File: flow/config.mk
export PLATFORM = sky130hd
export DESIGN_NAME = my_chip
export DESIGN_NICKNAME = my_chip
export VERILOG_FILES = /design/flow/design.v
export SDC_FILE = /design/flow/constraint.sdc
export NUM_CORES = 4
export LEC_CHECK = 0
export ABC_AREA = 0
export CAP_MARGIN = 15
export CELL_PAD_IN_SITES_GLOBAL_PLACEMENT = 0
export CORE_ASPECT_RATIO = 1.44
export CORE_MARGIN = 9
export CORE_UTILIZATION = 51
export CTS_CLUSTER_DIAMETER = 387
export MAX_ROUTING_LAYER = met5
export MIN_ROUTING_LAYER = met1
export PLACE_DENSITY_LB_ADDON = 0.04
export SLEW_MARGIN = 40
File: flow/constraint.sdc
create_clock -name core_clock -period 14.0 [get_ports {clock}]
set_input_delay 2.8000 -clock core_clock [delete_from_list [all_inputs] [get_ports {clock}]]
set_output_delay 2.8000 -clock core_clock [all_outputs]
set_load 0.01 [all_outputs]
File: flow/design.v
module huff_encoder (
	clk,
	reset,
	io_in,
	io_out
);
	input wire clk;
	input wire reset;
	input wire [11:0] io_in;
	output reg [11:0] io_out;
	reg [23:0] data_in;
	reg [8:0] freq_in;
	reg [1:0] count;
	reg [3:0] odd_idx;
	reg [3:0] even_idx;
	wire [56:0] initial_node;
	reg [2:0] state;
	reg [19:0] huff_tree [0:5];
	reg [56:0] in_huff_tree;
	reg [2:0] in_pad;
	wire [2:0] out_pad;
	wire [75:0] out_huff_tree;
	wire [18:0] merged_node;
	reg [8:0] encoded_value;
	reg [8:0] encoded_mask;
	reg done;
	reg [14:0] character;
	reg [2:0] encoded_value_h [0:5];
	reg [2:0] a;
	reg [2:0] b;
	reg [2:0] c;
	reg [2:0] encoded_value_l;
	reg [2:0] encoded_value_r;
	reg is_n_odd;
	freq_calc freq_calc_ins(
		.data_in(data_in),
		.freq_in(freq_in),
		.node(initial_node)
	);
	node_sorter node_sorter_ins(
		.clk(clk),
		.input_node(in_huff_tree[0+:57]),
		.input_pad(in_pad),
		.output_node(out_huff_tree[19+:57]),
		.output_pad(out_pad)
	);
	assign out_huff_tree[0+:19] = 19'b0;
	merge_nodes merge_nodes_ins(
		.min_node(out_huff_tree[57+:19]),
		.second_min_node(out_huff_tree[38+:19]),
		.merged_node(merged_node)
	);
	always @(posedge clk) begin : huffman_enc
		if (reset) begin
			state <= 3'b001;
			a <= 3'd0;
			b <= 3'b000;
			c <= 3'b000;
			done = 'b0;
			in_pad <= 3'b000;
			begin : sv2v_autoblock_1
				reg signed [31:0] i;
				for (i = 0; i < 3; i = i + 1)
					begin
						encoded_value[(2 - i) * 3+:3] = 'b0;
						encoded_mask[(2 - i) * 3+:3] = 'b0;
						in_huff_tree[((2 - i) * 19) + 18-:5] <= 'b0;
						in_huff_tree[((2 - i) * 19) + 13-:3] <= 'b0;
						in_huff_tree[((2 - i) * 19) + 10] <= 'b0;
						in_huff_tree[((2 - i) * 19) + 9-:5] <= 'b0;
						in_huff_tree[((2 - i) * 19) + 4-:5] <= 'b0;
						character[(2 - i) * 5+:5] = 'b0;
					end
			end
			begin : sv2v_autoblock_2
				reg signed [31:0] i;
				for (i = 0; i < 6; i = i + 1)
					begin
						encoded_value_h[i] = 'b0;
						huff_tree[i][19-:5] = 'b0;
						huff_tree[i][14] = 1'b0;
						huff_tree[i][3-:2] = 'b0;
						huff_tree[i][13-:5] = 'b0;
						huff_tree[i][8-:5] = 'b0;
						huff_tree[i][1-:2] = 'b0;
					end
			end
			encoded_value_l = 'b0;
			encoded_value_r = 'b0;
		end
		else
			case (state)
				3'b001: begin
					done = 'b0;
					io_out <= 'b0;
					a <= 'b0;
					b <= 'b0;
					if (io_in[11] == 1'b1) begin
						if (c < 3) begin
							data_in[(2 - c) * 8+:8] <= io_in[7:0];
							freq_in[(2 - c) * 3+:3] <= io_in[10:8];
						end
						c <= c + 1'b1;
					end
					state <= (c == 3 ? 3'b010 : 3'b001);
				end
				3'b010: begin
					count = 3;
					begin : sv2v_autoblock_3
						reg signed [31:0] i;
						for (i = 0; i < 3; i = i + 1)
							in_huff_tree[(2 - i) * 19+:19] <= initial_node[(2 - i) * 19+:19];
					end
					in_pad <= 3'b000;
					state <= 3'b011;
				end
				3'b011: state <= 3'b100;
				3'b100: begin
					in_huff_tree[38+:19] <= merged_node;
					in_huff_tree[0+:38] <= out_huff_tree[0+:38];
					in_pad <= {out_pad[2] | out_pad[1], out_pad[0], 1'b1};
					count = count - 1'b1;
					even_idx = count << 1'b1;
					odd_idx = even_idx + 1'b1;
					huff_tree[even_idx][19-:5] = out_huff_tree[75-:5];
					huff_tree[odd_idx][19-:5] = out_huff_tree[56-:5];
					huff_tree[even_idx][14] = out_huff_tree[67];
					huff_tree[odd_idx][14] = out_huff_tree[48];
					huff_tree[even_idx][13-:5] = out_huff_tree[66-:5];
					huff_tree[odd_idx][13-:5] = out_huff_tree[47-:5];
					huff_tree[even_idx][8-:5] = out_huff_tree[61-:5];
					huff_tree[odd_idx][8-:5] = out_huff_tree[42-:5];
					huff_tree[1][19-:5] = out_huff_tree[75-:5];
					huff_tree[1][14] = out_huff_tree[67];
					huff_tree[1][13-:5] = out_huff_tree[66-:5];
					huff_tree[1][8-:5] = out_huff_tree[61-:5];
					if (!(count[0] | count[1]))
						state <= 3'b101;
					else
						state <= 3'b011;
				end
				3'b101: begin
					begin : sv2v_autoblock_4
						reg signed [31:0] l;
						for (l = 5; l > 1; l = l - 1)
							begin : sv2v_autoblock_5
								reg signed [31:0] n;
								for (n = 1; n < 6; n = n + 1)
									if ((huff_tree[n][14] == 'b0) && ((huff_tree[n][13-:5] == huff_tree[l][19-:5]) || (huff_tree[n][8-:5] == huff_tree[l][19-:5])))
										huff_tree[l][3-:2] = n;
							end
					end
					begin : sv2v_autoblock_6
						reg signed [31:0] n;
						for (n = 2; n < 6; n = n + 1)
							huff_tree[n][1-:2] = huff_tree[huff_tree[n][3-:2]][1-:2] + 1'b1;
					end
					state <= 3'b110;
				end
				3'b110: begin
					begin : sv2v_autoblock_7
						reg signed [31:0] n;
						for (n = 2; n < 6; n = n + 1)
							begin
								encoded_value_l = encoded_value_h[huff_tree[n][3-:2]] << 1'b1;
								encoded_value_r = (encoded_value_h[huff_tree[n][3-:2]] << 1'b1) | 1'b1;
								is_n_odd = n[0];
								if (huff_tree[n][3-:2] != 1'b1)
									encoded_value_h[n] = (is_n_odd ? encoded_value_r : encoded_value_l);
								else if (huff_tree[n][3-:2] == 1'b1)
									encoded_value_h[n][0] = (is_n_odd ? 1'b1 : 1'b0);
							end
					end
					begin : sv2v_autoblock_8
						integer i;
						for (i = 0; i <= 2; i = i + 1)
							begin : sv2v_autoblock_9
								reg signed [31:0] n;
								for (n = 1; n < 6; n = n + 1)
									if ((huff_tree[n][19-:5] == data_in[((2 - i) * 8) + 3-:4]) && (huff_tree[n][14] == 'b1)) begin
										encoded_mask[(2 - i) * 3+:3] = (1'b1 << huff_tree[n][1-:2]) - 1'b1;
										encoded_value[(2 - i) * 3+:3] = encoded_value_h[n];
										character[(2 - i) * 5+:5] = huff_tree[n][19-:5];
									end
							end
					end
					state <= 3'b111;
				end
				3'b111: begin
					c <= 'b0;
					done = 1'b1;
					io_out[8:0] <= (b[0] == 1'b0 ? {done, 3'b011, (a > 2 ? 5'b00000 : character[(2 - a) * 5+:5])} : {done, 2'b00, encoded_mask[(2 - a) * 3+:3], encoded_value[(2 - a) * 3+:3]});
					b <= b + 1'b1;
					a <= (b[0] == 1'b1 ? a + 1 : a);
					state <= (a > 2 ? 3'b001 : 3'b111);
				end
				default: state <= 3'b001;
			endcase
	end
endmodule
module freq_calc (
	data_in,
	freq_in,
	node
);
	input wire [23:0] data_in;
	input wire [8:0] freq_in;
	output reg [56:0] node;
	always @(*) begin : sv2v_autoblock_1
		reg signed [31:0] i;
		for (i = 0; i < 3; i = i + 1)
			begin
				node[((2 - i) * 19) + 18-:5] = data_in[(2 - i) * 8+:8];
				node[((2 - i) * 19) + 13-:3] = freq_in[(2 - i) * 3+:3];
				node[((2 - i) * 19) + 9-:5] = 'b0;
				node[((2 - i) * 19) + 4-:5] = 'b0;
				node[((2 - i) * 19) + 10] = 1'b1;
			end
	end
endmodule
module node_sorter (
	clk,
	input_node,
	input_pad,
	output_node,
	output_pad
);
	input wire clk;
	input wire [56:0] input_node;
	input wire [2:0] input_pad;
	output reg [56:0] output_node;
	output reg [2:0] output_pad;
	reg [18:0] temp_node;
	reg [56:0] sort_tmp;
	reg [2:0] pad_tmp;
	always @(posedge clk) begin
		begin : sv2v_autoblock_1
			reg signed [31:0] i;
			for (i = 0; i < 3; i = i + 1)
				sort_tmp = input_node;
		end
		pad_tmp = input_pad;
		begin : sv2v_autoblock_2
			reg signed [31:0] j;
			for (j = 0; j < 2; j = j + 1)
				begin : sv2v_autoblock_3
					reg signed [31:0] k;
					for (k = 0; k < 2; k = k + 1)
						if (!(pad_tmp[2 - k] | pad_tmp[2 - (k + 1)]) && (((sort_tmp[((2 - k) * 19) + 13-:3] == sort_tmp[((2 - (k + 1)) * 19) + 13-:3]) && (sort_tmp[((2 - k) * 19) + 18-:5] > sort_tmp[((2 - (k + 1)) * 19) + 18-:5])) || (sort_tmp[((2 - k) * 19) + 13-:3] > sort_tmp[((2 - (k + 1)) * 19) + 13-:3]))) begin
							temp_node = sort_tmp[(2 - k) * 19+:19];
							sort_tmp[(2 - k) * 19+:19] = sort_tmp[(2 - (k + 1)) * 19+:19];
							sort_tmp[(2 - (k + 1)) * 19+:19] = temp_node;
							pad_tmp[2 - k] = 1'b0;
							pad_tmp[2 - (k + 1)] = 1'b0;
						end
				end
		end
		output_node <= sort_tmp;
		output_pad <= pad_tmp;
	end
endmodule
module merge_nodes (
	min_node,
	second_min_node,
	merged_node
);
	input wire [18:0] min_node;
	input wire [18:0] second_min_node;
	output wire [18:0] merged_node;
	assign merged_node[18-:5] = min_node[18-:5] + second_min_node[18-:5];
	assign merged_node[13-:3] = min_node[13-:3] + second_min_node[13-:3];
	assign merged_node[9-:5] = min_node[18-:5];
	assign merged_node[4-:5] = second_min_node[18-:5];
	assign merged_node[10] = 1'b0;
endmodule
`default_nettype none
module my_chip (
    input logic [11:0] io_in,  
    output logic [11:0] io_out,  
    input logic clock,
    input logic reset  
);
    huff_encoder DUT(.clk(clock), .reset(reset), .io_in(io_in), .io_out(io_out));  
endmodule
File: flow/run.sh
#!/bin/bash
# the make line also repeats each setting of config.mk as NAME=value (left out here)
make -C /OpenROAD-flow-scripts/flow DESIGN_CONFIG=/design/flow/config.mk WORK_HOME=/design/flow/orfs CLKGATE_MAP_FILE= finish
==> flow_summary.json, run 1 <==
{
  "die_w_um": 179,
  "ys_sh_aoi": 0.185,
  "top_cell": "dfxtp_1",
  "grt_pass1_wl_mm": 86.8,
  "gr-total-overflow": 0,
  "cts_tree": "built",
  "ys_sh_adder": 0.0492,
  "cts_sinks": 296,
  "worst_pin_slew_ps": 853,
  "p_per_area_nw_per_um2": 125,
  "fin_ws_ps": 4650,
  "period_used_share": 0.668,
  "placed_cells": 2605,
  "htree_levels": 2,
  "ys_warn_count": 5,
  "p_seq_frac": 0.372,
  "cts.path.max_buffers": 3,
  "ys_ff": 296,
  "postCtsHoldBufs": 0,
  "relSlewSlack": 0.429,
  "row_count": 84,
  "critPathKind": "reg2reg",
  "pg_comb_w": 0.000676,
  "ys_types": 80,
  "clkPwrFrac": 0.365,
  "instances_no_fill": 2666,
  "power.leakage_nw": 8.35,
  "hold_start": "DUT.in_pad[0]",
  "synth_area_sq_um": 19100,
  "routabilityCongestion": 0.910,
  "root_buffer": "clkbuf_16",
  "comb_power_share": 0.264,
  "hold_class": "reg2reg",
  "crit_slowest_cell": "nor2_1",
  "synth_top_cell_by_area": "dfxtp_1",
  "r2r-start": "DUT.in_huff_tree[34]",
  "cts_setup_buffers": 0,
  "rr_endpoint": "DUT.node_sorter_ins.output_node[29]",
  "endpoint": "DUT.node_sorter_ins.output_node[29]",
  "port-buffer-count": 18,
  "antenna_cells": 0,
  "period_minus_slack_ps": 9350,
  "hold-worst-slack_ps": 375,
  "rsz0062_at_grt": "false",
  "crit_required_ps": 14430,
  "sw_frac_of_total": 0.328,
  "clk_pin_slew_worst_paths_ps": 70,
  "status": "timing/DRC/antenna clean",
  "xor_share": 0.121,
  "insertion_delay_ps": 550,
  "warnings": 37,
  "area_growth_pct": 7.32,
  "skew_ps": 24.3,
  "start_kind": "flip-flop",
  "wl_per_cell_um": 20.7,
  "crit_arrival_ps": 9780,
  "finalSetupTns_ps": 0,
  "ant_nets": 0,
  "hold_viol": 0,
  "top_logic_kind": "AND-OR/OR-AND gates",
  "simple_gate_area_frac": 0.160,
  "synth_area_per_cell_sq_um": 8.34,
  "grt_max_degree": 100,
  "yosysTopAreaCellShare": 0.275,
  "dp_hpwl_mm": 38.5,
  "dieArea_sq_um": 44800,
  "cts_made_buffers": 34,
  "critPathTopFamily": "AND-OR/OR-AND gates",
  "async_flop_share": 0,
  "synth-main-ff-cell": "dfxtp_1",
  "drtIter0Drc": 1253,
  "edf_count": 34,
  "ir_drop_uv": 182,
  "die_height_um": 250,
  "fp_util": 0.519,
  "max_stage_delay_ps": 750,
  "holdPathEnd": "DUT.node_sorter_ins.output_pad[0]",
  "grt_usage": 0.242,
  "avgViaCountPerCell": 6.03,
  "syn_inst": 2288,
  "grt_pass1_vias": 15700,
  "route.detailed.drc": 0,
  "hold_depth": 0,
  "fin_nets": 2254,
  "place_ws_ps": 4780,
  "cp.depth": 36,
  "ys_chip_area_sq_um": 19100,
  "cp-end-kind": "flip-flop",
  "fmax_mhz": 107,
  "powerSeq_w": 0.000953,
  "crit_top_cell": "o21a_1",
  "yosys-top-cells-count": "262 x dfxtp_1, 243 x nand2_1, 203 x nor2_1, 178 x a21oi_1, 141 x xor2_1",
  "powerClk_w": 0.000935,
  "cp-startpoint": "DUT.in_huff_tree[34]",
  "switchingPower_w": 0.000841,
  "via_count": 16100,
  "io_pins": 26,
  "antenna_found_initial": 0,
  "maxCapViolCount": 0,
  "yosys_cells": 2288,
  "wl_mm": 55.3,
  "setup_viol": 0,
  "p_int_w": 0.00172,
  "total_power_w": 0.00256,
  "rrSetupSlack_ps": 4650,
  "final_max_slew_viol_count": 0,
  "critPathBufInv": 3,
  "crit_path_max_fanout": 40,
  "yosysSeqAreaShare": 0.328,
  "ys_sh_mux": 0.0941,
  "worstRegToRegCells": 36,
  "area_leaders": "dfxtp_1 27%, xor2_1 6.5%, mux2i_1 6.3%, xnor2_1 5.6%, edfxtp_1 5.3%",
  "first_pass_iters": 6,
  "post_cts_resize_count": 0,
  "core_sq_um": 36800,
  "maxPowerGroup": "registers"
}
[layer usage]
layer / global-route usage / vias to the layer above / part of all wire
li1: - / 7765 / -
met1: 0.285 / 7697 / 0.41
met2: 0.426 / 455 / 0.50
met3: 0.0322 / 152 / 0.046
met4: 0.109 / 0 / 0.045
met5: 0 / - / 0
[metrics by stage]
stage / instance area, sq um / utilization
after global placement: 19300 / 0.524
after detailed placement: 19300 / 0.525
after global routing: 20500 / 0.557
final: 20500 / 0.557
after floorplan: 19100 / -
after CTS: 20500 / 0.556
[layout make-up]
type | instances | area (sq um)
clock buffers | 45 | 962
multi-input cells | 1706 | 11700
well taps | 473 | 592
inverters | 73 | 274
fillers | 3490 | 16300
clock inverters | 16 | 206
flip-flops and latches | 296 | 6270
repair buffers | 57 | 474
==> run 2: changes to the inputs <==
Settings changed: ABC_AREA 0 to default, CAP_MARGIN 15 to 20, CELL_PAD_IN_SITES_GLOBAL_PLACEMENT 0 to default, CORE_ASPECT_RATIO 1.44 to 0.52, CORE_MARGIN 9 to 2, CORE_UTILIZATION 51 to 44, CTS_CLUSTER_DIAMETER 387 to default, CTS_CLUSTER_SIZE from default to 64, MIN_ROUTING_LAYER met1 to default, PLACE_DENSITY from default to 0.86, PLACE_DENSITY_LB_ADDON 0.04 to default, SETUP_SLACK_MARGIN from default to 2.29, SLEW_MARGIN 40 to 20.
Clock period 14.0 ns to 10.6 ns, I/O delays scaled along.
==> run 2 against run 1 <==
  * Still clean
  * Sequential share of layout area is 0.091 points lower
  * Area after synthesis stayed put
  * Global-route usage is 0.50 points higher
  * Routed wire length is 5.5% higher
  * Register-to-register slack worse by 2000 ps
  * Non-clock buffer count is 1 higher
  * Clock power is about 10% higher
  * Via count is 6.8% higher
  * Final cell count is 3.0% higher
  * First-iteration DRC count is 100% higher
  * Worst setup slack worse by 2000 ps
  * Utilization is 7.2 points lower
  * Critical endpoint is now DUT.node_sorter_ins.output_node[11]
==> flow_summary.json, run 2 <==
{
  "critPathTopFamily": "AND-OR/OR-AND gates",
  "gr-total-overflow": 0,
  "ys_warn_count": 5,
  "yosysTopAreaCellShare": 0.275,
  "route.detailed.drc": 0,
  "ys_ff": 296,
  "hold_class": "reg2reg",
  "crit_path_max_fanout": 18,
  "area_growth_pct": 7.68,
  "cp.depth": 35,
  "wl_mm": 58.4,
  "grt_max_degree": 99,
  "grt_usage": 0.247,
  "wl_per_cell_um": 21.3,
  "ys_types": 80,
  "final_max_slew_viol_count": 0,
  "ys_chip_area_sq_um": 19100,
  "p_per_area_nw_per_um2": 165,
  "die_height_um": 154,
  "xor_share": 0.121,
  "postCtsHoldBufs": 0,
  "root_buffer": "clkbuf_16",
  "crit_required_ps": 11110,
  "fp_util": 0.450,
  "core_sq_um": 42400,
  "hold_viol": 0,
  "fin_nets": 2249,
  "cts_tree": "built",
  "r2r-start": "DUT.in_huff_tree[34]",
  "switchingPower_w": 0.00120,
  "pg_comb_w": 0.00105,
  "rrSetupSlack_ps": 2640,
  "ys_sh_aoi": 0.185,
  "via_count": 17200,
  "dieArea_sq_um": 45100,
  "grt_pass1_wl_mm": 89.6,
  "cts_made_buffers": 27,
  "yosys-top-cells-count": "262 x dfxtp_1, 243 x nand2_1, 203 x nor2_1, 178 x a21oi_1, 141 x xor2_1",
  "placed_cells": 2684,
  "first_pass_iters": 6,
  "syn_inst": 2288,
  "dp_hpwl_mm": 41.3,
  "row_count": 54,
  "io_pins": 26,
  "critPathKind": "reg2reg",
  "fin_ws_ps": 2640,
  "synth-main-ff-cell": "dfxtp_1",
  "yosys_cells": 2288,
  "rsz0062_at_grt": "false",
  "cp-startpoint": "DUT.in_huff_tree[34]",
  "crit_slowest_cell": "ha_1",
  "avgViaCountPerCell": 6.25,
  "start_kind": "flip-flop",
  "cts_sinks": 296,
  "antenna_found_initial": 3,
  "ant_nets": 0,
  "p_int_w": 0.00220,
  "hold_start": "DUT.node_sorter_ins.output_node[25]",
  "period_used_share": 0.751,
  "insertion_delay_ps": 580,
  "comb_power_share": 0.310,
  "holdPathEnd": "DUT.huff_tree[5][10]",
  "clk_pin_slew_worst_paths_ps": 70,
  "async_flop_share": 0,
  "ir_drop_uv": 139,
  "port-buffer-count": 18,
  "p_seq_frac": 0.375,
  "htree_levels": 1,
  "worst_pin_slew_ps": 1100,
  "max_stage_delay_ps": 520,
  "top_cell": "dfxtp_1",
  "place_ws_ps": 1100,
  "relSlewSlack": 0.265,
  "maxPowerGroup": "registers",
  "drtIter0Drc": 2559,
  "skew_ps": 26.8,
  "clkPwrFrac": 0.315,
  "ys_sh_adder": 0.0492,
  "simple_gate_area_frac": 0.160,
  "power.leakage_nw": 8.27,
  "rr_endpoint": "DUT.node_sorter_ins.output_node[11]",
  "setup_viol": 0,
  "maxCapViolCount": 0,
  "synth_area_sq_um": 19100,
  "ys_sh_mux": 0.0941,
  "grt_pass1_vias": 15800,
  "area_leaders": "dfxtp_1 27%, xor2_1 6.5%, mux2i_1 6.3%, xnor2_1 5.6%, edfxtp_1 5.3%",
  "hold_depth": 2,
  "finalSetupTns_ps": 0,
  "worstRegToRegCells": 35,
  "period_minus_slack_ps": 7960,
  "cts.path.max_buffers": 3,
  "powerClk_w": 0.00107,
  "endpoint": "DUT.node_sorter_ins.output_node[11]",
  "routabilityCongestion": 1.00,
  "top_logic_kind": "AND-OR/OR-AND gates",
  "cp-end-kind": "flip-flop",
  "synth_top_cell_by_area": "dfxtp_1",
  "powerSeq_w": 0.00127,
  "crit_top_cell": "o21a_1",
  "crit_arrival_ps": 8470,
  "edf_count": 34,
  "critPathBufInv": 5,
  "yosysSeqAreaShare": 0.328,
  "status": "timing/DRC/antenna clean",
  "instances_no_fill": 2746,
  "synth_area_per_cell_sq_um": 8.34,
  "die_w_um": 293,
  "sw_frac_of_total": 0.353,
  "warnings": 37,
  "fmax_mhz": 126
}
-- run 2: repair_timing --
action,in CTS,in global routing
endpoints found under the hold margin,0,0
endpoints found under the setup margin,38,38
setup buffers,3,6
cloned,1,0
resized,16,16
pin swaps,2,3
-- run 2: stage by stage --
step                      hold slack, ps  power (W)  area (sq um)  utilization
after global placement               418    0.00216         19300        0.456
after global routing                 471    0.00351         20500        0.485
after CTS                            450    0.00329         20400        0.481
after floorplan                      414    0.00190         19100            -
final                                451    0.00339         20600        0.485
after detailed placement             440    0.00219         19300        0.456
-- run 2: area by class of cell --
class / count / area, sq um
repair buffers: 58 / 490
clock buffers: 35 / 788
multi-input cells: 1707 / 11900
clock inverters: 15 / 150
diodes: 2 / 5.00
inverters: 73 / 274
well taps: 560 / 701
fillers: 3902 / 21800
flip-flops and latches: 296 / 6280
-- run 2: routing by layer --
layer,GRT usage,up-vias,part of all wire
li1,-,7749,-
met1,0.385,8264,0.45
met2,0.330,1028,0.39
met3,0.0734,116,0.14
met4,0.0462,4,0.016
met5,0,-,0.00045
==> run 3: changes to the inputs <==
Settings changed: ABC_AREA from default to 0, CAP_MARGIN 20 to 30, CELL_PAD_IN_SITES_GLOBAL_PLACEMENT from default to 0, CORE_ASPECT_RATIO 0.52 to 1.01, CORE_MARGIN 2 to 9, CORE_UTILIZATION 44 to 51, CTS_CLUSTER_DIAMETER from default to 387, CTS_CLUSTER_SIZE 64 to default, MAX_ROUTING_LAYER met5 to met4, MIN_ROUTING_LAYER from default to met2, PLACE_DENSITY 0.86 to default, PLACE_DENSITY_LB_ADDON from default to 0.04, SETUP_SLACK_MARGIN 2.29 to 0.26, SLEW_MARGIN 20 to 40.
Clock period 10.6 ns to 15.6 ns, I/O delays scaled along.
==> run 3 against run 2 <==
  * Now fails the layout checks on DRC
  * Sequential share of layout area grew 0.092 points
  * Worst hold slack worse by 82 ps
  * Critical path depth increased by 1
  * Design area down 0.28%
  * Worst setup slack improved by 3500 ps
  * First-iteration DRC count is 66% higher
  * Clock power down about 20%
  * Sequential power shrank 32%
  * Non-clock buffer count decreased by 3
  * Flip-flop count is the same
  * Routed wire length rose by 0.71%
==> flow_summary.json, run 3 <==
{
  "final_max_slew_viol_count": 0,
  "p_seq_frac": 0.365,
  "crit_arrival_ps": 9850,
  "syn_inst": 2288,
  "antenna_found_initial": 0,
  "finalSetupTns_ps": 0,
  "edf_count": 34,
  "dieArea_sq_um": 44700,
  "crit_slowest_cell": "nor2_1",
  "relSlewSlack": 0.371,
  "synth_area_sq_um": 19100,
  "wl_mm": 58.8,
  "grt_max_degree": 57,
  "cts_made_buffers": 36,
  "ys_ff": 296,
  "top_cell": "dfxtp_1",
  "simple_gate_area_frac": 0.160,
  "grt_usage": 0.412,
  "async_flop_share": 0,
  "r2r-start": "DUT.in_huff_tree[34]",
  "failed_checks": "DRC",
  "area_growth_pct": 7.38,
  "warnings": 37,
  "yosys-top-cells-count": "262 x dfxtp_1, 243 x nand2_1, 203 x nor2_1, 178 x a21oi_1, 141 x xor2_1",
  "port-buffer-count": 18,
  "die_w_um": 210,
  "hold_start": "DUT.in_pad[0]",
  "sw_frac_of_total": 0.340,
  "worstRegToRegCells": 36,
  "hold-worst-slack_ps": 369,
  "wl_per_cell_um": 22.1,
  "synth_top_cell_by_area": "dfxtp_1",
  "ys_chip_area_sq_um": 19100,
  "grt_pass1_wl_mm": 90.4,
  "maxCapViolCount": 0,
  "grt_pass1_vias": 23100,
  "skew_ps": 19.8,
  "pg_comb_w": 0.000631,
  "period_used_share": 0.604,
  "hold_viol": 0,
  "avgViaCountPerCell": 8.38,
  "cp-end-kind": "flip-flop",
  "row_count": 70,
  "drtIter0Drc": 4243,
  "power.leakage_nw": 8.33,
  "crit_path_max_fanout": 46,
  "status": "complete, but fails checks",
  "worst_pin_slew_ps": 943,
  "xor_share": 0.121,
  "period_minus_slack_ps": 9430,
  "yosys_cells": 2288,
  "placed_cells": 2597,
  "clkPwrFrac": 0.366,
  "cp.depth": 36,
  "ys_sh_mux": 0.0941,
  "start_kind": "flip-flop",
  "rsz0062_at_grt": "false",
  "yosysTopAreaCellShare": 0.275,
  "critPathBufInv": 3,
  "switchingPower_w": 0.000799,
  "cts_sinks": 296,
  "crit_required_ps": 16020,
  "critPathTopFamily": "AND-OR/OR-AND gates",
  "io_pins": 26,
  "htree_levels": 2,
  "hold_class": "reg2reg",
  "max_stage_delay_ps": 760,
  "synth_area_per_cell_sq_um": 8.34,
  "insertion_delay_ps": 580,
  "die_height_um": 212,
  "ant_nets": 0,
  "cp-startpoint": "DUT.in_huff_tree[34]",
  "ys_sh_aoi": 0.185,
  "maxPowerGroup": "the clock network",
  "fin_nets": 2254,
  "endpoint": "DUT.node_sorter_ins.output_node[29]",
  "root_buffer": "clkbuf_16",
  "ys_sh_adder": 0.0492,
  "synth-main-ff-cell": "dfxtp_1",
  "top_logic_kind": "AND-OR/OR-AND gates",
  "ir_drop_uv": 250,
  "fmax_mhz": 106,
  "area_leaders": "dfxtp_1 27%, xor2_1 6.5%, mux2i_1 6.3%, xnor2_1 5.6%, edfxtp_1 5.3%",
  "setup_viol": 0,
  "fp_util": 0.521,
  "ys_warn_count": 5,
  "comb_power_share": 0.269,
  "via_count": 22300,
  "instances_no_fill": 2662,
  "powerSeq_w": 0.000858,
  "postCtsHoldBufs": 0,
  "p_per_area_nw_per_um2": 115,
  "p_int_w": 0.00155,
  "post_cts_resize_count": 0,
  "route.detailed.drc": 2,
  "rr_endpoint": "DUT.node_sorter_ins.output_node[29]",
  "antenna_cells": 0,
  "crit_top_cell": "o21a_1",
  "cts_tree": "built",
  "ys_types": 80,
  "yosysSeqAreaShare": 0.328,
  "cts.path.max_buffers": 3,
  "dp_hpwl_mm": 38.4,
  "core_sq_um": 36600,
  "first_pass_iters": 50,
  "cts_setup_buffers": 0,
  "hold_depth": 0,
  "routabilityCongestion": 0.932,
  "critPathKind": "reg2reg",
  "gr-total-overflow": 0,
  "clk_pin_slew_worst_paths_ps": 60,
  "rrSetupSlack_ps": 6170,
  "powerClk_w": 0.000860,
  "holdPathEnd": "DUT.node_sorter_ins.output_pad[0]"
}
-- run 3: through the flow --
step / area, sq um / utilization / power [W] / setup WS (ps)
after global placement: 19300 / 0.526 / 0.00147 / 6500
after CTS: 20400 / 0.558 / 0.00232 / 6270
after floorplan: 19100 / - / 0.00129 / 7470
final: 20500 / 0.560 / 0.00235 / 6170
after global routing: 20500 / 0.560 / 0.00244 / 5460
after detailed placement: 19300 / 0.526 / 0.00148 / 6300
-- run 3: area by class of cell --
cell class              instances  area, sq um
clock buffers                  50         1010
clock inverters                14          159
fillers                      3447        16100
inverters                      73          274
multi-input cells            1706        11700
flip-flops and latches        296         6280
well taps                     468          586
repair buffers                 55          455
-- run 3: layer usage --
| metal | vias up | global-route usage | wire [um] |
|---|---|---|---|
| met5 | - | - | 0 |
| met4 | 0 | 0.108 | 6610 |
| met3 | 813 | 0.521 | 24000 |
| met2 | 6075 | 0.467 | 28100 |
| met1 | 7719 | - | 0 |
| li1 | 7692 | - | - |
==> run 4: changes to the inputs <==
Settings changed: ABC_AREA 0 to default, CAP_MARGIN 30 to 20, CELL_PAD_IN_SITES_GLOBAL_PLACEMENT 0 to default, CORE_ASPECT_RATIO 1.01 to default, CORE_MARGIN 9 to 2, CORE_UTILIZATION 51 to 58, CTS_CLUSTER_DIAMETER 387 to default, MAX_ROUTING_LAYER met4 to default, MIN_ROUTING_LAYER met2 to default, PLACE_DENSITY_LB_ADDON 0.04 to default, SETUP_SLACK_MARGIN 0.26 to 2.23, SLEW_MARGIN 40 to 20.
Clock period 15.6 ns to 8.74 ns, I/O delays scaled along.
==> run 4 against run 3 <==
  * The run now finishes clean
  * Register-to-register slack lost 4500 ps
  * Combinational power grew to 3.0 times the previous value
  * Sequential power increased by 78%
  * Worst hold slack gained 9.0 ps
  * Utilization grew 11 points
  * Critical endpoint unchanged
  * Largest cell class unchanged
  * Highest routed layer unchanged
  * Largest power group is now combinational cells
  * Routed wire length fell by 5.8%
  * Die area fell by 23%
  * Design area up 5.5%
==> flow_summary.json, run 4 <==
{
  "route.detailed.drc": 0,
  "ys_warn_count": 5,
  "simple_gate_area_frac": 0.160,
  "synth-main-ff-cell": "dfxtp_1",
  "syn_inst": 2288,
  "powerClk_w": 0.00145,
  "hold_viol": 0,
  "fin_ws_ps": 1710,
  "critPathTopFamily": "AND-OR/OR-AND gates",
  "core_sq_um": 32500,
  "io_pins": 26,
  "critPathKind": "reg2reg",
  "ant_nets": 0,
  "fin_nets": 2309,
  "cp-startpoint": "DUT.in_huff_tree[34]",
  "critPathBufInv": 5,
  "cts.path.max_buffers": 3,
  "crit_required_ps": 9170,
  "place_ws_ps": 809,
  "fmax_mhz": 142,
  "ys_types": 80,
  "area_growth_pct": 13.3,
  "power.leakage_nw": 8.76,
  "ff_latch_area_sq_um": 6280,
  "port-buffer-count": 18,
  "hold_class": "reg2reg",
  "setup_viol": 0,
  "first_pass_iters": 7,
  "top_cell": "dfxtp_1",
  "ys_chip_area_sq_um": 19100,
  "edf_count": 34,
  "synth_top_cell_by_area": "dfxtp_1",
  "hold_depth": 0,
  "clk_pin_slew_worst_paths_ps": 60,
  "clkPwrFrac": 0.298,
  "instances_no_fill": 2689,
  "endpoint": "DUT.node_sorter_ins.output_node[29]",
  "final_max_slew_viol_count": 0,
  "synth_area_per_cell_sq_um": 8.34,
  "period_used_share": 0.804,
  "fp_util": 0.588,
  "total_power_w": 0.00485,
  "skew_ps": 14.6,
  "switchingPower_w": 0.00165,
  "crit_slowest_cell": "mux2_4",
  "die_height_um": 185,
  "placed_cells": 2573,
  "rrSetupSlack_ps": 1710,
  "grt_pass1_vias": 15600,
  "die_w_um": 185,
  "wl_per_cell_um": 20.6,
  "cts_made_buffers": 35,
  "cts_sinks": 296,
  "synth_area_sq_um": 19100,
  "cp.depth": 36,
  "dp_hpwl_mm": 36.8,
  "fillCellCount": 2712,
  "sw_frac_of_total": 0.341,
  "yosys-top-cells-count": "262 x dfxtp_1, 243 x nand2_1, 203 x nor2_1, 178 x a21oi_1, 141 x xor2_1",
  "warnings": 42,
  "comb_area_sq_um": 12400,
  "avgViaCountPerCell": 6.10,
  "p_seq_frac": 0.315,
  "hold_start": "DUT.in_pad[0]",
  "crit_top_cell": "o21a_1",
  "worstRegToRegCells": 36,
  "top_logic_kind": "AND-OR/OR-AND gates",
  "cp-end-kind": "flip-flop",
  "row_count": 66,
  "via_count": 16400,
  "ys_ff": 296,
  "max_stage_delay_ps": 350,
  "root_buffer": "clkbuf_16",
  "r2r-start": "DUT.in_huff_tree[34]",
  "yosysSeqAreaShare": 0.328,
  "period_minus_slack_ps": 7030,
  "async_flop_share": 0,
  "area_leaders": "dfxtp_1 27%, xor2_1 6.5%, mux2i_1 6.3%, xnor2_1 5.6%, edfxtp_1 5.3%",
  "start_kind": "flip-flop",
  "grt_pass1_wl_mm": 86.0,
  "crit_path_max_fanout": 11,
  "antenna_found_initial": 0,
  "ir_drop_uv": 711,
  "yosysTopAreaCellShare": 0.275,
  "drtIter0Drc": 1295,
  "htree_levels": 2,
  "maxPowerGroup": "combinational cells",
  "cts_tree": "built",
  "crit_arrival_ps": 7450,
  "wl_mm": 55.4,
  "dieArea_sq_um": 34400,
  "xor_share": 0.121,
  "relSlewSlack": 0.240,
  "rsz0062_at_grt": "true",
  "p_per_area_nw_per_um2": 224,
  "rr_endpoint": "DUT.node_sorter_ins.output_node[29]",
  "powerSeq_w": 0.00153,
  "gr-total-overflow": 0,
  "comb_power_share": 0.387,
  "hold-worst-slack_ps": 377,
  "yosys_cells": 2288,
  "finalSetupTns_ps": 0,
  "antenna_cells": 0,
  "pg_comb_w": 0.00187,
  "p_int_w": 0.00319,
  "grt_usage": 0.318,
  "maxCapViolCount": 0,
  "status": "timing/DRC/antenna clean",
  "ys_sh_aoi": 0.185,
  "insertion_delay_ps": 540,
  "grt_max_degree": 100,
  "ys_sh_adder": 0.0492,
  "worst_pin_slew_ps": 1140,
  "ys_sh_mux": 0.0941,
  "holdPathEnd": "DUT.node_sorter_ins.output_pad[0]",
  "routabilityCongestion": 0.908
}
[run 4: stage by stage]
step | instance area, sq um | util
floorplan | 19300 | -
global placement | 19400 | 0.597
detailed placement | 19400 | 0.597
CTS | 21300 | 0.655
global route | 21600 | 0.666
finish | 21600 | 0.666
[run 4: area by class of cell]
| cell class | instances | area share |
|---|---|---|
| inverter | 73 | 0.0127 |
| multi-input combinational | 1709 | 0.572 |
| clock inverter | 13 | 0.00775 |
| tap | 442 | 0.0256 |
| timing repair buffer | 108 | 0.0465 |
| clock buffer | 48 | 0.0446 |
| sequential | 296 | 0.290 |
[run 4: timing repair]
action | in CTS | in global routing
pin swaps | 27 | 31
gates cloned | 6 | 0
hold buffers | 0 | 0
endpoints found under the hold margin | 0 | 0
resized | 70 | 49
setup endpoints to repair | 49 | 40
setup buffers | 36 | 12
[run 4: layer usage]
metal,global-route usage,vias to the layer above,routed length (um)
li1,-,7883,-
met1,0.437,7833,24600
met2,0.512,555,25500
met3,0.0423,127,3540
met4,0.110,0,1760
met5,0,-,0
==> run 5: changes to the inputs <==
Settings changed: CORE_UTILIZATION 58 to 40, SETUP_SLACK_MARGIN 2.23 to 0.35.
Clock period 8.74 ns to 9.41 ns, I/O delays scaled along.
==> run 5 against run 4 <==
  * Sequential share of layout area increased by 1.3 points
  * Critical path depth shrank 1
  * Non-clock buffer count is 46 lower
  * Count of clock-buffer cells in the layout up 1
  * Synthesized cell count unchanged
  * Clock skew up 3.8 ps
  * Worst setup slack lost 770 ps
  * Maximum frequency is 17% lower
  * Worst hold slack better by 37 ps
  * Die area increased by 44%
  * Utilization fell by 23 points
  * Critical endpoint is now DUT.node_sorter_ins.output_node[17]
==> flow_summary.json, run 5 <==
{
  "status": "timing/DRC/antenna clean",
  "insertion_delay_ps": 550,
  "pg_comb_w": 0.00102,
  "ant_nets": 0,
  "power.leakage_nw": 8.35,
  "ys_warn_count": 5,
  "worst_pin_slew_ps": 1120,
  "core_sq_um": 47400,
  "drtIter0Drc": 1491,
  "synth-main-ff-cell": "dfxtp_1",
  "hold_depth": 0,
  "p_seq_frac": 0.373,
  "max_stage_delay_ps": 490,
  "grt_pass1_vias": 15300,
  "crit_required_ps": 9910,
  "fmax_mhz": 118,
  "start_kind": "flip-flop",
  "gr-total-overflow": 0,
  "area_growth_pct": 8.19,
  "rrSetupSlack_ps": 940,
  "xor_share": 0.121,
  "dp_hpwl_mm": 37.6,
  "ys_sh_aoi": 0.185,
  "sw_frac_of_total": 0.322,
  "grt_max_degree": 75,
  "clkPwrFrac": 0.359,
  "p_per_area_nw_per_um2": 184,
  "wl_per_cell_um": 19.2,
  "route.detailed.drc": 0,
  "ys_sh_adder": 0.0492,
  "r2r-start": "DUT.in_huff_tree[34]",
  "hold_start": "DUT.in_pad[0]",
  "grt_pass1_wl_mm": 86.4,
  "final_max_slew_viol_count": 0,
  "async_flop_share": 0,
  "cts.path.max_buffers": 3,
  "yosysTopAreaCellShare": 0.275,
  "clk_pin_slew_worst_paths_ps": 60,
  "setup_viol": 0,
  "relSlewSlack": 0.250,
  "grt_usage": 0.216,
  "total_power_w": 0.00379,
  "crit_top_cell": "o21a_1",
  "wl_mm": 54.1,
  "synth_top_cell_by_area": "dfxtp_1",
  "cts_sinks": 296,
  "crit_arrival_ps": 8960,
  "top_cell": "dfxtp_1",
  "yosys_cells": 2288,
  "powerSeq_w": 0.00142,
  "period_used_share": 0.900,
  "root_buffer": "clkbuf_16",
  "synth_area_sq_um": 19100,
  "die_w_um": 222,
  "via_count": 16100,
  "ir_drop_uv": 220,
  "htree_levels": 2,
  "avgViaCountPerCell": 5.73,
  "area_leaders": "dfxtp_1 27%, xor2_1 6.5%, mux2i_1 6.3%, xnor2_1 5.6%, edfxtp_1 5.3%",
  "maxPowerGroup": "registers",
  "ys_ff": 296,
  "critPathBufInv": 2,
  "fin_nets": 2260,
  "comb_power_share": 0.268,
  "critPathTopFamily": "AND-OR/OR-AND gates",
  "die_height_um": 222,
  "rr_endpoint": "DUT.node_sorter_ins.output_node[17]",
  "port-buffer-count": 18,
  "antenna_found_initial": 0,
  "finalSetupTns_ps": 0,
  "rsz0062_at_grt": "false",
  "skew_ps": 18.4,
  "yosysSeqAreaShare": 0.328,
  "cts_made_buffers": 35,
  "place_ws_ps": 1000,
  "period_minus_slack_ps": 8470,
  "holdPathEnd": "DUT.node_sorter_ins.output_pad[0]",
  "cts_tree": "built",
  "hold_class": "reg2reg",
  "endpoint": "DUT.node_sorter_ins.output_node[17]",
  "edf_count": 34,
  "worstRegToRegCells": 35,
  "route.met2.wl_mm": 24.8,
  "ys_sh_mux": 0.0941,
  "fin_ws_ps": 942,
  "fp_util": 0.402,
  "cp-startpoint": "DUT.in_huff_tree[34]",
  "wl_met1_mm": 24.9,
  "crit_slowest_cell": "o21ai_4",
  "io_pins": 26,
  "highest_layer": "met4",
  "maxCapViolCount": 0,
  "first_pass_iters": 5,
  "simple_gate_area_frac": 0.160,
  "top_logic_kind": "AND-OR/OR-AND gates",
  "warnings": 37,
  "critPathKind": "reg2reg",
  "row_count": 80,
  "cp-end-kind": "flip-flop",
  "routabilityCongestion": 0.848,
  "cp.depth": 35,
  "met3_wirelength_mm": 2.91,
  "antenna_cells": 0,
  "ys_chip_area_sq_um": 19100,
  "yosys-top-cells-count": "262 x dfxtp_1, 243 x nand2_1, 203 x nor2_1, 178 x a21oi_1, 141 x xor2_1",
  "syn_inst": 2288,
  "switchingPower_w": 0.00122,
  "crit_path_max_fanout": 15,
  "hold_viol": 0,
  "powerClk_w": 0.00136,
  "synth_area_per_cell_sq_um": 8.34,
  "ys_types": 80,
  "dieArea_sq_um": 49500,
  "p_int_w": 0.00257
}
-- run 5: area by class of cell --
class,count,area (sq um)
clock buffer,49,1000
fill,4658,26800
tap,615,769
inverter,73,274
timing repair buffer,62,508
multi-input combinational,1706,11700
sequential,296,6270
clock inverter,12,134
-- run 5: through the flow --
step / cells / hold WS [ps] / area, sq um / utilization
after floorplan: 2291 / 414 / 19100 / -
after global placement: 2752 / 406 / 19500 / 0.411
after detailed placement: 2752 / 405 / 19500 / 0.411
after CTS: 2813 / 417 / 20600 / 0.435
after global routing: 2813 / 417 / 20600 / 0.435
final: 2813 / 415 / 20600 / 0.435
-- run 5: metal layers --
metal,up-vias,global-route usage
met1,7767,0.294
met2,450,0.352
li1,7784,-
met3,111,0.0305
met5,-,0
met4,0,0.0756
-- run 5: repair_timing --
item | CTS | global route
hold buffers | 0 | 0
setup buffers | 0 | 0
endpoints found under the hold margin | 0 | 0
resized | 0 | 1
endpoints found under the setup margin | 0 | 20
==> run 6: changes to the inputs <==
Settings changed: ABC_AREA from default to 1, CAP_MARGIN 20 to 40, CELL_PAD_IN_SITES_DETAIL_PLACEMENT from default to 2, SETUP_SLACK_MARGIN 0.35 to 2.36, SLEW_MARGIN 20 to 0.
Clock period 9.41 ns to 12.0 ns, I/O delays scaled along.
==> run 6 against run 5 <==
  * Still clean
  * Global-route usage increased by 22 points
  * Critical path depth grew 1
  * Register-to-register slack better by 1600 ps
  * Largest cell class unchanged
  * Largest power group is now combinational cells
==> flow_summary.json, run 6 <==
{
  "die_height_um": 223,
  "yosysSeqAreaShare": 0.328,
  "xor_share": 0.0567,
  "holdPathEnd": "DUT.node_sorter_ins.output_pad[2]",
  "period_used_share": 0.786,
  "synth_area_sq_um": 19100,
  "rrSetupSlack_ps": 2570,
  "met2_usage": 0.707,
  "critPathTopFamily": "AND-OR/OR-AND gates",
  "critPathKind": "reg2reg",
  "powerSeq_w": 0.00115,
  "cp-end-kind": "flip-flop",
  "avgViaCountPerCell": 6.85,
  "area_leaders": "dfxtp_1 27%, nand2_1 12%, o21ai_0 9.1%, edfxtp_1 5.3%, inv_1 5.2%",
  "p_per_area_nw_per_um2": 179,
  "yosys_cells": 2775,
  "worst_pin_slew_ps": 946,
  "routabilityCongestion": 0.928,
  "ys_warn_count": 5,
  "fin_util": 0.442,
  "total_power_w": 0.00375,
  "insertion_delay_ps": 600,
  "htree_levels": 2,
  "crit_path_max_fanout": 46,
  "grt_use_met3": 0.114,
  "fin_nets": 2782,
  "p_int_w": 0.00214,
  "fp_util": 0.403,
  "grt_pass1_wl_mm": 164,
  "wl_mm": 110,
  "power.leakage_nw": 8.86,
  "io_pins": 26,
  "die_w_um": 223,
  "edf_count": 34,
  "endpoint": "DUT.node_sorter_ins.output_node[7]",
  "place_ws_ps": 2970,
  "top_logic_kind": "AND-OR/OR-AND gates",
  "via_count": 22900,
  "warnings": 37,
  "p_seq_frac": 0.307,
  "yosysTopAreaCellShare": 0.274,
  "ys_ff": 296,
  "skew_ps": 27.4,
  "rr_endpoint": "DUT.node_sorter_ins.output_node[7]",
  "root_buffer": "clkbuf_16",
  "crit_arrival_ps": 9790,
  "ir_drop_uv": 747,
  "final_max_slew_viol_count": 0,
  "grt_usage": 0.434,
  "simple_gate_area_frac": 0.221,
  "rsz0062_at_grt": "false",
  "cts_tree": "built",
  "sw_frac_of_total": 0.427,
  "fmax_mhz": 106,
  "hold_viol": 0,
  "powerClk_w": 0.00129,
  "crit_required_ps": 12360,
  "dp_hpwl_mm": 65.7,
  "r2r-start": "DUT.in_huff_tree[37]",
  "maxPowerGroup": "combinational cells",
  "synth-main-ff-cell": "dfxtp_1",
  "hold_start": "DUT.in_pad[2]",
  "switchingPower_w": 0.00160,
  "ant_nets": 0,
  "crit_slowest_cell": "o21ai_0",
  "cp-startpoint": "DUT.in_huff_tree[37]",
  "status": "timing/DRC/antenna clean",
  "ys_sh_adder": 0.0491,
  "period_minus_slack_ps": 9430,
  "comb_power_share": 0.348,
  "cts_sinks": 296,
  "crit_top_cell": "o21ai_0",
  "top_cell": "nand2_1",
  "port-buffer-count": 18,
  "critPathBufInv": 7,
  "drtIter0Drc": 2601,
  "relSlewSlack": 0.365,
  "row_count": 80,
  "cp.depth": 36,
  "synth_top_cell_by_area": "dfxtp_1",
  "synth_area_per_cell_sq_um": 6.89,
  "cts_made_buffers": 37,
  "async_flop_share": 0,
  "ys_types": 61,
  "ys_chip_area_sq_um": 19100,
  "start_kind": "flip-flop",
  "ys_sh_aoi": 0.239,
  "pg_comb_w": 0.00130,
  "hold_class": "reg2reg",
  "maxCapViolCount": 0,
  "first_pass_iters": 8,
  "fillCellCount": 5448,
  "max_stage_delay_ps": 510,
  "cts.path.max_buffers": 3,
  "fin_ws_ps": 2570,
  "setup_viol": 0,
  "busiest_layer": "met2",
  "met1_usage": 0.484,
  "finalSetupTns_ps": 0,
  "gr-total-overflow": 0,
  "grt_pass1_vias": 25500,
  "worstRegToRegCells": 36,
  "syn_inst": 2775,
  "area_growth_pct": 9.68,
  "clk_pin_slew_worst_paths_ps": 70,
  "ys_sh_mux": 0.00111,
  "yosys-top-cells-count": "617 x nand2_1, 347 x o21ai_0, 263 x inv_1, 262 x dfxtp_1, 194 x nor2_1",
  "hold_depth": 0,
  "route.detailed.drc": 0,
  "postCtsHoldBufs": 0,
  "core_sq_um": 47400,
  "dieArea_sq_um": 49600,
  "clkPwrFrac": 0.345,
  "wl_per_cell_um": 32.9,
  "grt_max_degree": 79,
  "antenna_found_initial": 3
}
run 6: layout make-up:
| type | instances | area [sq um] | share of cell area |
|---|---|---|---|
| Antenna cell | 2 | 5.00 | 0.000239 |
| Inverter | 294 | 1120 | 0.0532 |
| Tap cell | 615 | 769 | 0.0367 |
| Sequential cell | 296 | 6270 | 0.299 |
| Timing Repair inverter | 1 | 5.00 | 0.000239 |
| Multi-Input combinational cell | 2007 | 10900 | 0.519 |
| Clock buffer | 54 | 1130 | 0.0541 |
| Clock inverter | 12 | 199 | 0.00949 |
| Timing Repair Buffer | 59 | 589 | 0.0281 |
run 6: metrics by stage:
stage	cells	instance area, sq um	hold slack (ps)
2_1_floorplan	2778	19100	388
3_3_place_gp	3262	19400	355
3_5_place_dp	3269	19600	378
4_1_cts	3335	20900	384
5_1_grt	3338	21000	388
6_report	3340	21000	380
run 6: layer usage:
layer,vias up,wire (um)
li1,9205,-
met5,-,20
met4,2,9430
met3,739,10300
met1,11300,39600
met2,1640,50500
run 6: what timing repair did:
item | CTS | global route
gates cloned | 0 | 1
setup endpoints to repair | 18 | 38
gates resized | 3 | 7
pin swaps | 0 | 0
buffers inserted | 0 | 0
==> run 7: changes to the inputs <==
Settings changed: ABC_AREA 1 to default, CAP_MARGIN 40 to 20, CELL_PAD_IN_SITES_DETAIL_PLACEMENT 2 to default, CORE_UTILIZATION 40 to 33, SETUP_SLACK_MARGIN 2.36 to default, SLEW_MARGIN 0 to 20.
Clock period 12.0 ns to 14.7 ns, I/O delays scaled along.
==> run 7 against run 6 <==
  * Combinational power decreased by 52%
  * Maximum frequency shrank 4.5%
  * Register-to-register slack improved by 2300 ps
  * Critical endpoint is now DUT.node_sorter_ins.output_node[11]
  * Flip-flop count is the same
  * Utilization fell by 7.9 points
  * First-iteration DRC count fell by 52%
  * Clock power is 29% lower
  * Sequential share of layout area increased by 0.16 points
  * Non-clock buffer count shrank 6
  * Synthesized cell count is 18% lower
  * Worst setup slack better by 2300 ps
  * Largest cell class unchanged
  * Worst hold slack gained 2.3 ps
==> flow_summary.json, run 7 <==
{
  "status": "timing/DRC/antenna clean",
  "simple_gate_area_frac": 0.160,
  "area_growth_pct": 9.34,
  "crit_required_ps": 15190,
  "postCtsHoldBufs": 0,
  "route.detailed.drc": 0,
  "cts_tree": "built",
  "insertion_delay_ps": 560,
  "yosysTopAreaCellShare": 0.275,
  "hold_class": "reg2reg",
  "antenna_cells": 0,
  "hold-worst-slack_ps": 382,
  "cts_setup_buffers": 0,
  "fin_nets": 2252,
  "fillCellCount": 5851,
  "grt_pass1_vias": 15800,
  "switchingPower_w": 0.000787,
  "ys_sh_adder": 0.0492,
  "syn_inst": 2288,
  "fp_util": 0.332,
  "grt_usage": 0.178,
  "via_count": 16100,
  "worst_pin_slew_ps": 1090,
  "max_stage_delay_ps": 770,
  "clk_pin_slew_worst_paths_ps": 60,
  "setup_viol": 0,
  "grt_pass1_wl_mm": 86.5,
  "wl_per_cell_um": 18.1,
  "ant_nets": 0,
  "holdPathEnd": "DUT.node_sorter_ins.output_pad[0]",
  "endpoint": "DUT.node_sorter_ins.output_node[11]",
  "power.leakage_nw": 8.35,
  "crit_path_max_fanout": 38,
  "dp_hpwl_mm": 37.4,
  "met3_wirelength_mm": 2.98,
  "finalSetupTns_ps": 0,
  "ir_drop_uv": 86.1,
  "rr_endpoint": "DUT.node_sorter_ins.output_node[11]",
  "async_flop_share": 0,
  "post_cts_resize_count": 0,
  "rsz0062_at_grt": "false",
  "fmax_mhz": 101,
  "sw_frac_of_total": 0.322,
  "edf_count": 34,
  "area_leaders": "dfxtp_1 27%, xor2_1 6.5%, mux2i_1 6.3%, xnor2_1 5.6%, edfxtp_1 5.3%",
  "grt_max_degree": 73,
  "p_int_w": 0.00166,
  "synth_area_per_cell_sq_um": 8.34,
  "p_per_area_nw_per_um2": 117,
  "cp-end-kind": "flip-flop",
  "antenna_found_initial": 0,
  "hold_start": "DUT.in_pad[0]",
  "root_buffer": "clkbuf_16",
  "skew_ps": 25.0,
  "first_pass_iters": 7,
  "row_count": 88,
  "die_w_um": 244,
  "maxPowerGroup": "the clock network",
  "period_minus_slack_ps": 9880,
  "comb_power_share": 0.253,
  "crit_slowest_cell": "a21oi_2",
  "port-buffer-count": 18,
  "comb_area_sq_um": 11700,
  "drtIter0Drc": 1254,
  "clkPwrFrac": 0.375,
  "ys_ff": 296,
  "top_cell": "dfxtp_1",
  "synth-main-ff-cell": "dfxtp_1",
  "htree_levels": 2,
  "p_seq_frac": 0.371,
  "pg_comb_w": 0.000619,
  "rrSetupSlack_ps": 4820,
  "yosys_cells": 2288,
  "cp-startpoint": "DUT.in_huff_tree[34]",
  "cts.path.max_buffers": 3,
  "powerSeq_w": 0.000908,
  "core_sq_um": 57500,
  "ys_chip_area_sq_um": 19100,
  "hold_viol": 0,
  "crit_arrival_ps": 10370,
  "avgViaCountPerCell": 5.43,
  "maxCapViolCount": 0,
  "die_height_um": 244,
  "hold_depth": 0,
  "start_kind": "flip-flop",
  "period_used_share": 0.672,
  "synth_top_cell_by_area": "dfxtp_1",
  "ff_latch_area_sq_um": 6270,
  "cts_sinks": 296,
  "highest_layer": "met4",
  "route.met2.wl_mm": 24.6,
  "critPathTopFamily": "AND-OR/OR-AND gates",
  "worstRegToRegCells": 36,
  "dieArea_sq_um": 59800,
  "io_pins": 26,
  "ys_types": 80,
  "critPathBufInv": 3,
  "gr-total-overflow": 0,
  "ys_sh_mux": 0.0941,
  "crit_top_cell": "o21a_1",
  "xor_share": 0.121,
  "powerClk_w": 0.000918,
  "synth_area_sq_um": 19100,
  "r2r-start": "DUT.in_huff_tree[34]",
  "warnings": 37,
  "cp.depth": 36,
  "ys_warn_count": 5,
  "critPathKind": "reg2reg",
  "routabilityCongestion": 0.884,
  "cts_made_buffers": 36,
  "final_max_slew_viol_count": 0,
  "relSlewSlack": 0.270,
  "yosys-top-cells-count": "262 x dfxtp_1, 243 x nand2_1, 203 x nor2_1, 178 x a21oi_1, 141 x xor2_1",
  "wl_mm": 53.5,
  "top_logic_kind": "AND-OR/OR-AND gates",
  "yosysSeqAreaShare": 0.328,
  "ys_sh_aoi": 0.185,
  "wl_met1_mm": 24.3
}
## run 7: layout make-up
class,count,share of cell area
clock buffers,49,0.0489
well taps,765,0.0459
flip-flops and latches,296,0.300
multi-input cells,1706,0.560
repair buffers,53,0.0211
clock inverters,17,0.0100
inverters,73,0.0131
## run 7: per-layer routing
metal | track usage | vias up
li1 | - | 7765
met1 | 0.235 | 7658
met2 | 0.295 | 513
met3 | 0.0247 | 124
met4 | 0.0667 | 0
met5 | 0 | -
## run 7: stage by stage
step | area (sq um) | power, W | util | cells | setup slack, ps
finish | 20900 | 0.00244 | 0.363 | 2959 | 4820
global route | 20900 | 0.00256 | 0.363 | 2959 | 4090
CTS | 20900 | 0.00246 | 0.363 | 2959 | 4830
detailed placement | 19600 | 0.00154 | 0.342 | 2893 | 4850
global placement | 19600 | 0.00153 | 0.341 | 2893 | 4870
floorplan | 19100 | 0.00137 | - | 2291 | 6570
==> run 8: changes to the inputs <==
Settings changed: ABC_AREA from default to 1, CAP_MARGIN 20 to 40, CELL_PAD_IN_SITES_DETAIL_PLACEMENT from default to 0, CORE_ASPECT_RATIO from default to 0.81, CORE_MARGIN 2 to 10, CORE_UTILIZATION 33 to 41, GPL_ROUTABILITY_DRIVEN from default to 0, MIN_ROUTING_LAYER from default to met1, SETUP_SLACK_MARGIN from default to 2.36, SLEW_MARGIN 20 to 10, TNS_END_PERCENT from default to 75.
Clock period 14.7 ns to 12.0 ns, I/O delays scaled along.
==> run 8 against run 7 <==
  * Largest cell class unchanged
  * Combinational power grew 65%
  * Critical path type unchanged
  * Maximum frequency grew 23%
  * Utilization grew 8.8 points
  * Via count grew 18%
  * Still clean
==> flow_summary.json, run 8 <==
{
  "status": "timing/DRC/antenna clean",
  "ys_ff": 296,
  "dieArea_sq_um": 55700,
  "holdPathEnd": "DUT.node_sorter_ins.output_pad[2]",
  "via_count": 19000,
  "synth-main-ff-cell": "dfxtp_1",
  "skew_ps": 19.8,
  "crit_slowest_cell": "buf_4",
  "port-buffer-count": 18,
  "wl_mm": 62.7,
  "crit_top_cell": "o21ai_0",
  "xor_share": 0.0567,
  "io_pins": 26,
  "grt_pass1_vias": 17500,
  "cts_sinks": 296,
  "pg_comb_w": 0.00102,
  "maxCapViolCount": 0,
  "yosys-top-cells-count": "617 x nand2_1, 347 x o21ai_0, 263 x inv_1, 262 x dfxtp_1, 194 x nor2_1",
  "grt_max_degree": 61,
  "critPathTopFamily": "AND-OR/OR-AND gates",
  "cts_setup_buffers": 0,
  "switchingPower_w": 0.00124,
  "drtIter0Drc": 2008,
  "cts_tree": "built",
  "crit_path_max_fanout": 54,
  "die_w_um": 260,
  "endpoint": "DUT.node_sorter_ins.output_node[19]",
  "ant_nets": 0,
  "route.detailed.drc": 0,
  "cp-end-kind": "flip-flop",
  "dp_hpwl_mm": 44.9,
  "sw_frac_of_total": 0.374,
  "hold_viol": 0,
  "top_logic_kind": "AND-OR/OR-AND gates",
  "comb_power_share": 0.308,
  "avgViaCountPerCell": 5.70,
  "grt_usage": 0.217,
  "fillCellCount": 4688,
  "ys_sh_adder": 0.0491,
  "edf_count": 34,
  "worstRegToRegCells": 37,
  "ir_drop_uv": 234,
  "power.leakage_nw": 8.82,
  "fp_util": 0.413,
  "cts_made_buffers": 35,
  "row_count": 71,
  "post_cts_resize_count": 0,
  "simple_gate_area_frac": 0.221,
  "powerClk_w": 0.00116,
  "root_buffer": "clkbuf_16",
  "p_int_w": 0.00207,
  "antenna_cells": 0,
  "top_cell": "nand2_1",
  "clkPwrFrac": 0.349,
  "crit_arrival_ps": 8390,
  "synth_top_cell_by_area": "dfxtp_1",
  "htree_levels": 2,
  "cp.depth": 37,
  "ys_types": 61,
  "critPathBufInv": 8,
  "first_pass_iters": 6,
  "grt_pass1_wl_mm": 97.8,
  "period_used_share": 0.669,
  "synth_area_sq_um": 19100,
  "worst_pin_slew_ps": 932,
  "yosys_cells": 2775,
  "fin_ws_ps": 3980,
  "gr-total-overflow": 0,
  "total_power_w": 0.00331,
  "powerSeq_w": 0.00114,
  "period_minus_slack_ps": 8020,
  "start_kind": "flip-flop",
  "p_seq_frac": 0.343,
  "syn_inst": 2775,
  "maxPowerGroup": "the clock network",
  "r2r-start": "DUT.in_huff_tree[37]",
  "wl_per_cell_um": 18.8,
  "warnings": 37,
  "final_max_slew_viol_count": 0,
  "hold_start": "DUT.in_pad[2]",
  "rr_endpoint": "DUT.node_sorter_ins.output_node[19]",
  "rrSetupSlack_ps": 3980,
  "place_ws_ps": 4110,
  "place_area_sq_um": 19600,
  "cp-startpoint": "DUT.in_huff_tree[37]",
  "critPathKind": "reg2reg",
  "postCtsHoldBufs": 0,
  "rsz0062_at_grt": "false",
  "setup_viol": 0,
  "cts.path.max_buffers": 3,
  "ys_chip_area_sq_um": 19100,
  "yosysTopAreaCellShare": 0.274,
  "antenna_found_initial": 0,
  "p_per_area_nw_per_um2": 159,
  "hold_depth": 0,
  "hold-worst-slack_ps": 383,
  "synth_area_per_cell_sq_um": 6.89,
  "max_stage_delay_ps": 440,
  "async_flop_share": 0,
  "ys_warn_count": 5,
  "area_growth_pct": 9.23,
  "area_leaders": "dfxtp_1 27%, nand2_1 12%, o21ai_0 9.1%, edfxtp_1 5.3%, inv_1 5.2%",
  "relSlewSlack": 0.377,
  "fmax_mhz": 125,
  "insertion_delay_ps": 540,
  "die_height_um": 214,
  "final_area_sq_um": 20900,
  "yosysSeqAreaShare": 0.328,
  "finalSetupTns_ps": 0,
  "ys_sh_aoi": 0.239,
  "core_sq_um": 46300,
  "hold_class": "reg2reg",
  "fin_nets": 2775,
  "clk_pin_slew_worst_paths_ps": 60,
  "ys_sh_mux": 0.00111,
  "crit_required_ps": 12370
}
## run 8: layout make-up
| cell class | count | area (sq um) | area share |
|---|---|---|---|
| sequential | 296 | 6270 | 0.300 |
| clock inverter | 15 | 228 | 0.0109 |
| tap | 620 | 776 | 0.0372 |
| inverter | 294 | 1110 | 0.0532 |
| timing repair buffer | 55 | 602 | 0.0288 |
| multi-input combinational | 2007 | 10900 | 0.521 |
| clock buffer | 49 | 1020 | 0.0489 |
## run 8: per-stage QoR
stage	utilization	instances
final	0.451	3336
after global routing	0.451	3336
after CTS	0.451	3336
after detailed placement	0.424	3272
after global placement	0.419	3257
after floorplan	-	2778
## run 8: metal layers
metal	up-vias	GRT usage	routed length, um
li1	9188	-	-
met1	8841	0.305	28700
met2	819	0.322	26200
met3	166	0.0383	5650
met4	0	0.0798	2210
met5	-	0	0
==> run 9: changes to the inputs <==
Settings changed: CAP_MARGIN 40 to 20, CELL_PAD_IN_SITES_DETAIL_PLACEMENT 0 to default, CORE_ASPECT_RATIO 0.81 to default, CORE_MARGIN 10 to 2, CORE_UTILIZATION 41 to 72, CTS_CLUSTER_DIAMETER from default to 94, CTS_CLUSTER_SIZE from default to 31, GPL_ROUTABILITY_DRIVEN 0 to default, MIN_ROUTING_LAYER met1 to default, PLACE_DENSITY_LB_ADDON from default to 0.27, SETUP_SLACK_MARGIN 2.36 to default, SLEW_MARGIN 10 to 20, TNS_END_PERCENT 75 to default.
Clock period 12.0 ns to 8.57 ns, I/O delays scaled along.
==> run 9 against run 8 <==
  * Area after synthesis did not move
  * Synthesized cell count did not move
  * Clock power fell by 27%
  * Via count rose by 3.0%
  * First-iteration DRC count rose by 47%
  * Final cell count fell by 10%
  * Sequential share of layout area rose by 2.1 points
  * Die area fell by 50%
  * Critical path depth did not move
  * Still clean
==> flow_summary.json, run 9 <==
{
  "powerClk_w": 0.000842,
  "max_stage_delay_ps": 460,
  "die_height_um": 167,
  "top_cell": "nand2_1",
  "final_area_sq_um": 19500,
  "cts_made_buffers": 14,
  "grt_usage": 0.413,
  "core_sq_um": 26100,
  "place_area_sq_um": 19000,
  "clkPwrFrac": 0.215,
  "critPathKind": "reg2reg",
  "relSlewSlack": 0.207,
  "critPathBufInv": 7,
  "yosysSeqAreaShare": 0.328,
  "area_growth_pct": 1.99,
  "fin_ws_ps": 1120,
  "crit_path_max_fanout": 54,
  "start_kind": "flip-flop",
  "xor_share": 0.0567,
  "critPathTopFamily": "AND-OR/OR-AND gates",
  "wl_mm": 59.6,
  "ant_nets": 0,
  "die_w_um": 167,
  "ir_drop_uv": 1110,
  "simple_gate_area_frac": 0.221,
  "syn_inst": 2775,
  "first_pass_iters": 7,
  "crit_top_cell": "o21ai_0",
  "row_count": 59,
  "ys_warn_count": 5,
  "io_pins": 26,
  "synth_area_per_cell_sq_um": 6.89,
  "ys_types": 61,
  "edf_count": 34,
  "fin_util": 0.748,
  "fp_util": 0.734,
  "fmax_mhz": 134,
  "wl_per_cell_um": 19.9,
  "route.detailed.drc": 0,
  "p_int_w": 0.00231,
  "cp-startpoint": "DUT.in_huff_tree[37]",
  "ff_latch_area_sq_um": 6270,
  "comb_power_share": 0.378,
  "setup_viol": 0,
  "powerSeq_w": 0.00159,
  "synth-main-ff-cell": "dfxtp_1",
  "via_count": 19600,
  "crit_slowest_cell": "buf_4",
  "r2r-start": "DUT.in_huff_tree[37]",
  "clk_pin_slew_worst_paths_ps": 120,
  "root_buffer": "clkbuf_16",
  "grt_pass1_vias": 18100,
  "yosys-top-cells-count": "617 x nand2_1, 347 x o21ai_0, 263 x inv_1, 262 x dfxtp_1, 194 x nor2_1",
  "cts_setup_buffers": 0,
  "hold_start": "DUT.in_pad[2]",
  "ys_sh_aoi": 0.239,
  "crit_arrival_ps": 7850,
  "rr_endpoint": "DUT.node_sorter_ins.output_node[10]",
  "warnings": 37,
  "top_logic_kind": "AND-OR/OR-AND gates",
  "yosysTopAreaCellShare": 0.274,
  "area_leaders": "dfxtp_1 27%, nand2_1 12%, o21ai_0 9.1%, edfxtp_1 5.3%, inv_1 5.2%",
  "ys_sh_adder": 0.0491,
  "dp_hpwl_mm": 41.4,
  "insertion_delay_ps": 530,
  "skew_ps": 23.6,
  "place_ws_ps": 961,
  "hold_class": "reg2reg",
  "endpoint": "DUT.node_sorter_ins.output_node[10]",
  "ys_sh_mux": 0.00111,
  "ys_ff": 296,
  "hold_depth": 0,
  "dieArea_sq_um": 27900,
  "drtIter0Drc": 2955,
  "routabilityCongestion": 0.986,
  "p_per_area_nw_per_um2": 200,
  "final_max_slew_viol_count": 0,
  "p_seq_frac": 0.406,
  "worstRegToRegCells": 37,
  "fillCellCount": 2127,
  "htree_levels": 1,
  "crit_required_ps": 8960,
  "power.leakage_nw": 8.31,
  "switchingPower_w": 0.00160,
  "maxPowerGroup": "registers",
  "postCtsHoldBufs": 0,
  "avgViaCountPerCell": 6.54,
  "status": "timing/DRC/antenna clean",
  "fin_nets": 2739,
  "antenna_found_initial": 0,
  "rsz0062_at_grt": "false",
  "cts_tree": "built",
  "hold_viol": 0,
  "period_minus_slack_ps": 7450,
  "worst_pin_slew_ps": 1190,
  "period_used_share": 0.870,
  "holdPathEnd": "DUT.node_sorter_ins.output_pad[2]",
  "finalSetupTns_ps": 0,
  "rrSetupSlack_ps": 1120,
  "post_cts_resize_count": 0,
  "port-buffer-count": 18,
  "maxCapViolCount": 0,
  "cts.path.max_buffers": 3,
  "synth_area_sq_um": 19100,
  "cts_sinks": 296,
  "cp-end-kind": "flip-flop",
  "cp.depth": 37,
  "yosys_cells": 2775,
  "antenna_cells": 0,
  "comb_area_sq_um": 10900,
  "gr-total-overflow": 0,
  "sw_frac_of_total": 0.409,
  "async_flop_share": 0,
  "pg_comb_w": 0.00148,
  "ys_chip_area_sq_um": 19100,
  "synth_top_cell_by_area": "dfxtp_1",
  "grt_pass1_wl_mm": 93.8,
  "grt_max_degree": 87
}
## run 9: metrics by stage
stage | cells | hold WS [ps] | total power, W
floorplan | 2778 | 388 | 0.00261
global placement | 2971 | 358 | 0.00288
detailed placement | 2971 | 369 | 0.00295
CTS | 2994 | 376 | 0.00377
global route | 2995 | 391 | 0.00412
finish | 2995 | 373 | 0.00391
## run 9: final cells by class
class | count | area share
tap | 335 | 0.0215
clock buffer | 17 | 0.0196
timing repair buffer | 40 | 0.0185
clock inverter | 6 | 0.00443
inverter | 294 | 0.0569
multi-input combinational | 2007 | 0.558
sequential | 296 | 0.321
## run 9: metal layers
metal	track usage	routed length, um
met5	0	0
met4	0.184	3270
met3	0.0865	7750
met2	0.646	26000
met1	0.553	22600
Power figures rest on the tool's default switching activity, not on a simulated workload.
